run A:
// SOBEL
module  SOBEL(clk,reset,busy,ready,iaddr,idata,cdata_rd,cdata_wr,caddr_rd,caddr_wr,cwr,crd,csel	);
clock: 10.1 ns
lec_check: 0
cap_margin: 20
core_margin: 2
core_utilization: 72
cts_cluster_diameter: 25
cts_cluster_size: 37
max_routing_layer: met4
setup_slack_margin: 1.51
slew_margin: 20
run.sh (not shown) runs the stock make flow with config.mk's settings and CLKGATE_MAP_FILE=.
The final layout from run A, which completed every stage, passed the timing, design-rule and antenna checks at the end of the flow.
diff inputs: run A => run B
diff --git a/flow/config.mk b/flow/config.mk
--- a/flow/config.mk
+++ b/flow/config.mk
@@ -8,8 +8,5 @@
 export CAP_MARGIN = 20
 export CORE_MARGIN = 2
-export CORE_UTILIZATION = 72
-export CTS_CLUSTER_DIAMETER = 25
-export CTS_CLUSTER_SIZE = 37
-export MAX_ROUTING_LAYER = met4
+export CORE_UTILIZATION = 56
 export SETUP_SLACK_MARGIN = 1.51
 export SLEW_MARGIN = 20
==> flow/constraint.sdc <==
create_clock -name core_clock -period 5.18 [get_ports {clk}]
set_input_delay 1.0360 -clock core_clock [delete_from_list [all_inputs] [get_ports {clk}]]
set_output_delay 1.0360 -clock core_clock [all_outputs]
set_load 0.01 [all_outputs]
[summary]
The final report for run B shows a completed flow and a layout that fails verification, specifically setup timing. Compared to run A, run B shows a narrower setup margin. Data arrival time of the critical path: run A and run B compared, higher one is run A.
The inputs of run C differ from those of run B as listed below.
diff --git a/flow/config.mk b/flow/config.mk
--- a/flow/config.mk
+++ b/flow/config.mk
@@ -8,5 +8,5 @@
 export CAP_MARGIN = 20
 export CORE_MARGIN = 2
-export CORE_UTILIZATION = 56
-export SETUP_SLACK_MARGIN = 1.51
+export CORE_UTILIZATION = 72
+export PLACE_DENSITY = 0.75
 export SLEW_MARGIN = 20
==> flow/constraint.sdc <==
create_clock -name core_clock -period 8.76 [get_ports {clk}]
set_input_delay 1.7520 -clock core_clock [delete_from_list [all_inputs] [get_ports {clk}]]
set_output_delay 1.7520 -clock core_clock [all_outputs]
set_load 0.01 [all_outputs]
[summary]
- | run C | all stages done | FAIL | setup timing |
- Routed wire length grows by more than half when moving from run B to run C.
- Compared with run B, run C shows a relative slew slack that is 22 points lower.
- [compare] base=run B new=run C: worst-skew pair later-pin latency went up 30 ps, overall via count from detail_route went up 2769, utilization after layout went up 18 points.
- Run C vs. run B: shortest period the worst path allows increased by 1640 ps relative to the old numbers; post-route standard cell area excluding fillers now sits lower.
#### Input delta (run D over run C)
diff --git a/flow/config.mk b/flow/config.mk
--- a/flow/config.mk
+++ b/flow/config.mk
@@ -6,7 +6,9 @@
 export NUM_CORES = 4
 export LEC_CHECK = 0
+export ABC_AREA = 1
 export CAP_MARGIN = 20
 export CORE_MARGIN = 2
 export CORE_UTILIZATION = 72
-export PLACE_DENSITY = 0.75
+export CTS_CLUSTER_SIZE = 95
+export PLACE_DENSITY = 0.42
 export SLEW_MARGIN = 20
==> flow/constraint.sdc <==
create_clock -name core_clock -period 8.57 [get_ports {clk}]
set_input_delay 1.7140 -clock core_clock [delete_from_list [all_inputs] [get_ports {clk}]]
set_output_delay 1.7140 -clock core_clock [all_outputs]
set_load 0.01 [all_outputs]
==> results <==
Run D finished every stage; the final checks, however, were not passed, the failures being setup timing.
Summary of run D over run C: area share of fa/ha/maj cells after synthesis shows a reduction of 0.94 points, slew at the pin closest to its max-slew limit lower, detailed router's first-iteration violation count went down about 46%.

========
job 2444:
Starting RTL as in the previous note.
Settings: LEC_CHECK=0, ABC_AREA=1, CAP_MARGIN=20, CORE_MARGIN=2, CORE_UTILIZATION=72, CTS_CLUSTER_DIAMETER=236, PLACE_DENSITY=0.81, SLEW_MARGIN=20; clock period 7.92 ns.
No final results exist for job 2444, since it was stopped by error GRT-0232 during global routing.
diff inputs: job 2444 => job 263
--- a/flow/config.mk
+++ b/flow/config.mk
@@ -8 +7,0 @@
-export ABC_AREA = 1
@@ -11,3 +10 @@
-export CORE_UTILIZATION = 72
-export CTS_CLUSTER_DIAMETER = 236
-export PLACE_DENSITY = 0.81
+export CORE_UTILIZATION = 66
==> flow/constraint.sdc <==
create_clock -name core_clock -period 7.95 [get_ports {clk}]
set_input_delay 1.5900 -clock core_clock [delete_from_list [all_inputs] [get_ports {clk}]]
set_output_delay 1.5900 -clock core_clock [all_outputs]
set_load 0.01 [all_outputs]
==> comparison <==
Job 263: complete, dirty (negative setup slack)
Looking only at die outline height, and setting everything else aside, the higher value of job 263 and job 2444 goes to job 263.
Compared with job 2444, job 263 shows a quantity of gates resized following cts that is 106 lower.
Yosys synthesis chip area: job 263 < job 2444
Job 263 — synthesized area 4.6% lower, job 2444 as reference
Job 2444 has lower number of rows created at floorplan than job 263.
Per the comparison of job 263 with job 2444, adder-cell share of the synthesized area saw an increase, area of the core saw an increase, total placed instance area saw a decrease.
Compared with job 2444, job 263 shows a lower number of buffers inserted by post-CTS setup repair.
diff inputs: job 263 => job 2396
--- a/flow/config.mk
+++ b/flow/config.mk
@@ -7,0 +8 @@
+export ABC_AREA = 1
@@ -10 +11 @@
-export CORE_UTILIZATION = 66
+export CORE_UTILIZATION = 60
==> flow/constraint.sdc <==
create_clock -name core_clock -period 8.57 [get_ports {clk}]
set_input_delay 1.7140 -clock core_clock [delete_from_list [all_inputs] [get_ports {clk}]]
set_output_delay 1.7140 -clock core_clock [all_outputs]
set_load 0.01 [all_outputs]
Findings:
Job 2396 went all the way through synthesis, placement and routing and the layout is clean on timing, DRC and antenna. Job 2396 against job 263: die size climbed 15%, data arrival time of the critical path dropped 560 ps. Non-clock buffer count in the final layout: job 2396 vs job 263 down 34. Compared with job 263, job 2396 shows a overall via count from detail_route that is about 5.6% higher. From job 263 to job 2396 the numbers moved as follows: area reported by Yosys stat rose by about 5%. Horizontal die dimension sits higher in job 2396 than in job 263. Job 263 -> job 2396: final-layout clock-cell area share flat.
Input changes introduced in job 8730 (baseline for comparison: job 2396):
--- a/flow/config.mk
+++ b/flow/config.mk
@@ -8 +7,0 @@
-export ABC_AREA = 1
@@ -11 +10 @@
-export CORE_UTILIZATION = 60
+export CORE_UTILIZATION = 40
==> flow/constraint.sdc <==
create_clock -name core_clock -period 9.6 [get_ports {clk}]
set_input_delay 1.9200 -clock core_clock [delete_from_list [all_inputs] [get_ports {clk}]]
set_output_delay 1.9200 -clock core_clock [all_outputs]
set_load 0.01 [all_outputs]
==> comparison <==
Job 8730 went all the way through synthesis, placement and routing and the layout is clean on timing, DRC and antenna.
Summary of the comparison: number of fill cells in the layout is higher in job 8730, relative to job 2396.
Taking job 2396 as the reference, in job 8730 met1 usage in global routing dropped 8.1 points; routed wire length dropped 8.5%; count of clock-buffer cells in the layout climbed 1; placement-stage worst setup slack climbed 360 ps.
Area: job 8730 vs job 2396 -> job 8730 smaller
Main kind of combinational logic by area = simple AND/OR/NAND/NOR gates: job 2396; main kind of combinational logic by area = AND-OR/OR-AND gates: job 8730
In the flow results for job 8730 and job 2396, the post-route fraction of the period consumed by the critical path is larger on job 2396.

========
SOBEL again, from the RTL that the note above started with.
make LEC_CHECK=0 CAP_MARGIN=20 CORE_MARGIN=2 CORE_UTILIZATION=56 CTS_CLUSTER_DIAMETER=393 CTS_CLUSTER_SIZE=95 PLACE_DENSITY=0.86 SLEW_MARGIN=20 TNS_END_PERCENT=15 finish   # period 9.6 ns
The starting point produced a clean layout.
Then changed:
==> flow/config.mk (replaced) <==
export PLATFORM = sky130hd
export DESIGN_NAME = SOBEL
export DESIGN_NICKNAME = SOBEL
export VERILOG_FILES = /design/flow/design.v
export SDC_FILE = /design/flow/constraint.sdc
export NUM_CORES = 4
export LEC_CHECK = 0
export ABC_AREA = 1
export CAP_MARGIN = 20
export CELL_PAD_IN_SITES_DETAIL_PLACEMENT = 1
export CELL_PAD_IN_SITES_GLOBAL_PLACEMENT = 0
export CORE_MARGIN = 2
export CORE_UTILIZATION = 40
export CTS_CLUSTER_DIAMETER = 300
export GPL_TIMING_DRIVEN = 1
export MAX_ROUTING_LAYER = met4
export MIN_ROUTING_LAYER = met2
export PLACE_DENSITY_LB_ADDON = 0.28
export SETUP_SLACK_MARGIN = 2.82
export SLEW_MARGIN = 5
export TNS_END_PERCENT = 90
With this change the flow died in global routing (5_1_grt) (GRT-0232).
Die area came out higher by 45%.
Area after synthesis came out higher by 4.9%.
Synthesized cell count came out higher by 24%.
Then changed:
==> flow/config.mk (replaced) <==
export PLATFORM = sky130hd
export DESIGN_NAME = SOBEL
export DESIGN_NICKNAME = SOBEL
export VERILOG_FILES = /design/flow/design.v
export SDC_FILE = /design/flow/constraint.sdc
export NUM_CORES = 4
export LEC_CHECK = 0
export CAP_MARGIN = 20
export CORE_MARGIN = 2
export CORE_UTILIZATION = 40
export CTS_CLUSTER_DIAMETER = 393
export CTS_CLUSTER_SIZE = 95
export PLACE_DENSITY = 0.35
export SLEW_MARGIN = 20
The changed run completed without violations.
Die size goes down by a few percent.
Synthesized cell count goes down by about a fifth.
Area after synthesis goes down by a few percent.
Then changed:
--- a/flow/config.mk
+++ b/flow/config.mk
@@ -10,5 +10,2 @@
-export CORE_UTILIZATION = 40
-export CTS_CLUSTER_DIAMETER = 393
-export CTS_CLUSTER_SIZE = 95
-export PLACE_DENSITY = 0.35
-export SLEW_MARGIN = 20
+export CORE_UTILIZATION = 26
+export SLEW_MARGIN = 25
Outcome:
- design area grows slightly
- global-route usage shrinks by 7.3 points
- hold slack is about the same
- maximum frequency grows slightly
- register-to-register slack improved by 0.11 ns
- setup slack improved by 0.11 ns
Then changed:
--- a/flow/config.mk
+++ b/flow/config.mk
@@ -8,0 +9 @@
+export CORE_ASPECT_RATIO = 1.94
@@ -10,2 +11,7 @@
-export CORE_UTILIZATION = 26
-export SLEW_MARGIN = 25
+export CORE_UTILIZATION = 63
+export CTS_CLUSTER_DIAMETER = 290
+export CTS_CLUSTER_SIZE = 47
+export PLACE_DENSITY_LB_ADDON = 0.25
+export SETUP_SLACK_MARGIN = 1.18
+export SLEW_MARGIN = 20
+export TNS_END_PERCENT = 40
Outcome:
- The changed run went through all stages and came out clean
- clock-buffer cell count is higher by 1
- via count is higher by about 11%
- wire length is higher by about 11%
- utilization is higher by 47 points
- sequential share of layout area is lower by 0.77 points
- setup slack got worse by 0.0035 ns
- synthesized area does not change
- maximum frequency is about the same
Then changed:
==> flow/config.mk (replaced) <==
export PLATFORM = sky130hd
export DESIGN_NAME = SOBEL
export DESIGN_NICKNAME = SOBEL
export VERILOG_FILES = /design/flow/design.v
export SDC_FILE = /design/flow/constraint.sdc
export NUM_CORES = 4
export LEC_CHECK = 0
export CAP_MARGIN = 20
export CORE_MARGIN = 2
export CORE_UTILIZATION = 40
export SLEW_MARGIN = 20
==> flow/constraint.sdc (replaced) <==
create_clock -name core_clock -period 9.3 [get_ports {clk}]
set_input_delay 1.8600 -clock core_clock [delete_from_list [all_inputs] [get_ports {clk}]]
set_output_delay 1.8600 -clock core_clock [all_outputs]
set_load 0.01 [all_outputs]
The changed run completed with no timing, DRC or antenna violations.
Routed wire length fell by about 14%.
Global-route usage is lower by 16 points.
Core utilization goes down by 30 points.
Final cell count climbs by 6.7%.
Flip-flop count is unchanged.
Area after synthesis does not change.
Hold slack gets better by 0.0076 ns.
Sequential share of layout area went up by 0.54 points.
